Design AYUMU, start of the top module:
module AYUMU(
	input CLK,
	input RST,
	input [31:0] INPUT,
	output [31:0] OUTPUT,
	output [15:0] IADDR,
	input [15:0] IDATA
);
Size in the first run: about 2600 flip-flops, roughly 98 I/O pins, roughly 110000 um2 of cells after synthesis.
make LEC_CHECK=0 ABC_AREA=1 CAP_MARGIN=15 CORE_MARGIN=2 CORE_UTILIZATION=72 CTS_CLUSTER_DIAMETER=87 CTS_CLUSTER_SIZE=10 PLACE_DENSITY=0.36 SETUP_SLACK_MARGIN=2.31 SLEW_MARGIN=20 TNS_END_PERCENT=25 finish   # period 7.69 ns
run.sh (not shown) runs the stock make flow with config.mk's settings and CLKGATE_MAP_FILE=.
Edit:
Settings changed: ABC_AREA 1 to unset, CAP_MARGIN 15 to 20, CORE_UTILIZATION 72 to 55, CTS_CLUSTER_DIAMETER 87 to unset, CTS_CLUSTER_SIZE 10 to unset, PLACE_DENSITY 0.36 to unset, SETUP_SLACK_MARGIN 2.31 to unset, TNS_END_PERCENT 25 to unset.
Clock period 7.69 ns to 6.11 ns, I/O delays scaled along.
Wire length is lower by 11%.
Sequential share of layout area is lower by 0.15 points.
Total power is higher by 22%.
Via count is lower by 29%.
Cell count is lower by 24%.
Clock skew barely changes.
Die size is higher by 28%.
Clock-buffer cell count is lower by 13.
Sequential cell count does not change.
Edit:
Settings changed: CORE_UTILIZATION 55 to 24.
Clock period 6.11 ns to 6.9 ns, I/O delays scaled along.
Outcome:
- The new run completed without violations
- setup slack improved by 0.74 ns
- count of clock-buffer cells in the layout drops by 57
- register-to-register slack is better by 0.74 ns
- global-route usage went down by 17 points
Edit:
Settings changed: ABC_AREA set to 1, CORE_UTILIZATION 24 to 60, CTS_CLUSTER_SIZE set to 97.
Clock period 6.9 ns to 6.11 ns, I/O delays scaled along.
Outcome:
- synthesized cell count climbs by 62%
- final area is lower by 1.6%
- die area went down by 59%
- power goes up by 21%
- wire length climbs by 10%
- via count is higher by 35%
- register-to-register slack is worse by 0.60 ns
- setup slack got worse by 0.60 ns

---

Starting RTL as in the previous note.
clock: 3.91 ns
lec_check: 0
cap_margin: 20
cell_pad_in_sites_detail_placement: 0
core_margin: 3
core_utilization: 72
cts_cluster_size: 31
max_routing_layer: met4
min_routing_layer: met1
setup_slack_margin: 1.13
slew_margin: 20
tns_end_percent: 100
The starting point did not get past 4_1_cts (DPL-0033).
==> next run, changes <==
==> flow/config.mk (replaced) <==
export PLATFORM = sky130hd
export DESIGN_NAME = AYUMU
export DESIGN_NICKNAME = AYUMU
export VERILOG_FILES = /design/flow/design.v
export SDC_FILE = /design/flow/constraint.sdc
export NUM_CORES = 4
export LEC_CHECK = 0
export CAP_MARGIN = 20
export CORE_MARGIN = 2
export CORE_UTILIZATION = 40
export SLEW_MARGIN = 20
==> flow/constraint.sdc (replaced) <==
create_clock -name core_clock -period 4.61 [get_ports {CLK}]
set_input_delay 0.9220 -clock core_clock [delete_from_list [all_inputs] [get_ports {CLK}]]
set_output_delay 0.9220 -clock core_clock [all_outputs]
set_load 0.01 [all_outputs]
After rerunning: The new run finished with timing, DRC and antenna clean; synthesized cell count stays the same; die area rose by well over a third; area after synthesis is unchanged.
==> next run, changes <==
--- a/flow/config.mk
+++ b/flow/config.mk
@@ -10,2 +10,4 @@
 export CORE_UTILIZATION = 40
+export CTS_CLUSTER_SIZE = 70
+export MAX_ROUTING_LAYER = met4
 export SLEW_MARGIN = 20
==> flow/constraint.sdc (replaced) <==
create_clock -name core_clock -period 6.0 [get_ports {CLK}]
set_input_delay 1.2000 -clock core_clock [delete_from_list [all_inputs] [get_ports {CLK}]]
set_output_delay 1.2000 -clock core_clock [all_outputs]
set_load 0.01 [all_outputs]
Non-clock buffer count goes down by 309.
Synthesized cell count is unchanged.
Final area goes down slightly.
Critical path depth does not change.
Via count goes down by a few percent.
Global-route usage goes up by 0.41 points.
Combinational power goes down by a quarter to a third.
Routed wire length goes down slightly.
First-iteration DRC count goes down slightly.
==> next run, changes <==
--- a/flow/config.mk
+++ b/flow/config.mk
@@ -7,7 +7,8 @@
 export LEC_CHECK = 0
+export ABC_AREA = 1
 export CAP_MARGIN = 20
 export CORE_MARGIN = 2
-export CORE_UTILIZATION = 40
-export CTS_CLUSTER_SIZE = 70
-export MAX_ROUTING_LAYER = met4
+export CORE_UTILIZATION = 72
+export CTS_CLUSTER_DIAMETER = 387
+export PLACE_DENSITY = 0.4
 export SLEW_MARGIN = 20
==> flow/constraint.sdc (replaced) <==
create_clock -name core_clock -period 3.83 [get_ports {CLK}]
set_input_delay 0.7660 -clock core_clock [delete_from_list [all_inputs] [get_ports {CLK}]]
set_output_delay 0.7660 -clock core_clock [all_outputs]
set_load 0.01 [all_outputs]
=> The changed run completed and failed the layout checks on negative setup slack; wire length increases by about a fifth; final cell count went up by a quarter to a third; worst setup slack gets worse by 1200 ps; first-iteration DRC count came out higher by well over a third; via count goes up by well over a third; hold slack improves by 5.8 ps; critical path depth came out higher by 2; sequential share of layout area fell by 1.2 points; total power goes up by well over a third.

---

## run A
Starting RTL as in the previous note.
clock: 6.09 ns
lec_check: 0
cap_margin: 20
cell_pad_in_sites_detail_placement: 2
cell_pad_in_sites_global_placement: 1
core_aspect_ratio: 1.61
core_margin: 5
core_utilization: 15
cts_cluster_diameter: 309
gpl_routability_driven: 1
max_routing_layer: met4
place_density_lb_addon: 0.02
setup_slack_margin: -0.08
slew_margin: 0
Modified inputs, run B compared to run A
Settings: changing CORE_MARGIN from 5 to 2; removing CELL_PAD_IN_SITES_GLOBAL_PLACEMENT (formerly 1); removing MAX_ROUTING_LAYER (formerly met4); changing CORE_UTILIZATION from 15 to 65; removing CTS_CLUSTER_DIAMETER (formerly 309); removing PLACE_DENSITY_LB_ADDON (formerly 0.02); removing SETUP_SLACK_MARGIN (formerly -0.08); removing GPL_ROUTABILITY_DRIVEN (formerly 1); changing SLEW_MARGIN from 0 to 20; removing CELL_PAD_IN_SITES_DETAIL_PLACEMENT (formerly 2); setting PLACE_DENSITY to 0.36 for the first time; removing CORE_ASPECT_RATIO (formerly 1.61); changing the clock period (ns, I/O delays scaled along) from 6.09 to 14.9.
The higher iteration count of the initial detailed-routing pass of run B and run A is in run B.
Of run B and run A, the run reporting the lower clock tree skew after final layout was run A.
Cmp run B and run A / total core area / lower: run B
Run A vs run B, critical path class: flip-flop to flip-flop vs primary input to flip-flop
The following lists how run C was set up differently from run B:
Settings: an added GPL_TIMING_DRIVEN of 0; a deleted PLACE_DENSITY that had been 0.36; a change of SLEW_MARGIN from 20 to 25; a change of CORE_UTILIZATION from 65 to 67; a change of the clock period (ns, I/O delays scaled along) from 14.9 to 10.0.
Results
Summary of the comparison: total of buffers placed on input and output ports is lower in run C, relative to run B. Compared with run B, run C shows a higher number of global-route vias before repair. Run comparison: run C startpoint of the most critical setup path IDATA[15]; run B startpoint of the most critical setup path IDATA[14]. Taking run B as the reference, in run C first-pass GRT wire length now sits higher, total power consumption of the routed design now sits higher, netlist area before placement now sits at about the same level, arrival time of the worst setup path now sits lower.

---

== red ==
AYUMU again, from the RTL that the note above started with.
clock: 9.12 ns
lec_check: 0
abc_area: 1
cap_margin: 20
cell_pad_in_sites_global_placement: 2
core_aspect_ratio: 1.61
core_margin: 2
core_utilization: 40
cts_cluster_size: 77
gpl_timing_driven: 0
max_routing_layer: met4
place_density_lb_addon: 0.17
setup_slack_margin: 1.61
slew_margin: 20
tns_end_percent: 35
For blue, these inputs were changed with respect to red:
Settings: CELL_PAD_IN_SITES_GLOBAL_PLACEMENT removed (was 2); ABC_AREA removed (was 1); GPL_TIMING_DRIVEN removed (was 0); MAX_ROUTING_LAYER removed (was met4); CAP_MARGIN changed from 20 to 15; CTS_CLUSTER_SIZE removed (was 77); CORE_UTILIZATION changed from 40 to 72; PLACE_DENSITY_LB_ADDON removed (was 0.17); CORE_ASPECT_RATIO removed (was 1.61); PLACE_DENSITY newly set to 0.36; TNS_END_PERCENT removed (was 35); SETUP_SLACK_MARGIN removed (was 1.61); the clock period (ns, I/O delays scaled along) changed from 9.12 to 7.28.
### Flow results
Higher die boundary width goes to red over blue.
From red to blue the numbers moved as follows: first-pass GRT wire length shows a reduction of about 37%, final instance area shows a reduction of 8400 sq um.
#### Input delta (green over blue)
Settings: putting ABC_AREA at 1 where nothing was set; putting CTS_CLUSTER_DIAMETER at 87 where nothing was set; swapping 7.28 for 7.69 in the clock period (ns, I/O delays scaled along).
==> comparison <==
- Looking only at combinational group share of total power, and setting everything else aside, the lower value of green and blue goes to blue.
- Number of nets produced by synthesis, green and blue, lower one = blue.
- Compared to blue, green shows a wider setup margin.
--- input diff green..orange ---
Settings: a change of CORE_UTILIZATION from 72 to 40; a deleted PLACE_DENSITY that had been 0.36; a deleted ABC_AREA that had been 1; a deleted CTS_CLUSTER_DIAMETER that had been 87; a change of CAP_MARGIN from 15 to 20; a change of the clock period (ns, I/O delays scaled along) from 7.69 to 6.9.
--- outcome ---
- The worst setup timing slack at the placement stage of orange was inferior to that of green.
- Count of multi-input combinational gates: orange vs green down about 50%
- Summary: power in the clock group, orange worse than green
- Looking at clock insertion delay at the later pin of the skew report, orange sits 0.06 ns lower than green does.
- ~same final hold slack in orange and green
- On orange: setup slack of the most critical reg-to-reg path is 0.53 ns lower than what green gave.
- Going from green to orange, the synthesis area per yosys was found to have gone down by 1.8%.
- Pin slew with the least headroom to its limit | orange above green

---

the previous run:
Starting RTL as in the previous note.
## AYUMU
module AYUMU(
	input CLK,
	input RST,
	input [31:0] INPUT,
	output [31:0] OUTPUT,
	output [15:0] IADDR,
	input [15:0] IDATA
);
==> flow/config.mk <==
export PLATFORM = sky130hd
export DESIGN_NAME = AYUMU
export DESIGN_NICKNAME = AYUMU
export VERILOG_FILES = /design/flow/design.v
export SDC_FILE = /design/flow/constraint.sdc
export NUM_CORES = 4
export LEC_CHECK = 0
export CAP_MARGIN = 20
export CELL_PAD_IN_SITES_DETAIL_PLACEMENT = 1
export CORE_MARGIN = 2
export CORE_UTILIZATION = 42
export GPL_ROUTABILITY_DRIVEN = 0
export GPL_TIMING_DRIVEN = 1
export HOLD_SLACK_MARGIN = 0.16
export MAX_ROUTING_LAYER = met4
export SLEW_MARGIN = 25
==> flow/constraint.sdc <==
create_clock -name core_clock -period 10.0 [get_ports {CLK}]
set_input_delay 2.0000 -clock core_clock [delete_from_list [all_inputs] [get_ports {CLK}]]
set_output_delay 2.0000 -clock core_clock [all_outputs]
set_load 0.01 [all_outputs]
The previous run: full flow OK, the timing, design-rule and antenna checks passed
Edits applied to the flow inputs when going from the previous run to the current run:
- GPL_ROUTABILITY_DRIVEN removed (was 0)
- SLEW_MARGIN changed from 25 to 20
- CELL_PAD_IN_SITES_DETAIL_PLACEMENT removed (was 1)
- MAX_ROUTING_LAYER removed (was met4)
- GPL_TIMING_DRIVEN removed (was 1)
- HOLD_SLACK_MARGIN removed (was 0.16)
- CORE_UTILIZATION changed from 42 to 12
- the clock period (ns, I/O delays scaled along) changed from 10.0 to 14.9
## What came out
- The current run: done, clean on timing, DRC and antenna
- Met1 track utilization from global routing: the current run vs the previous run down 26 points
- In the reports for the previous run and the current run, the larger final cell count belongs to the current run.
- NOTE number of clock buffers inserted by TritonCTS the previous run->the current run decreased by a few percent
- The current run vs the previous run — floorplan die area climbed by more than 100%
- Power share of the combinational group (higher): the previous run
- Taking the previous run as the reference, in the current run first-pass GRT wire length -34 mm, combinational power now smaller, total length of routed wires fell by 23 mm.
Power is estimated from default activity; no workload was simulated.
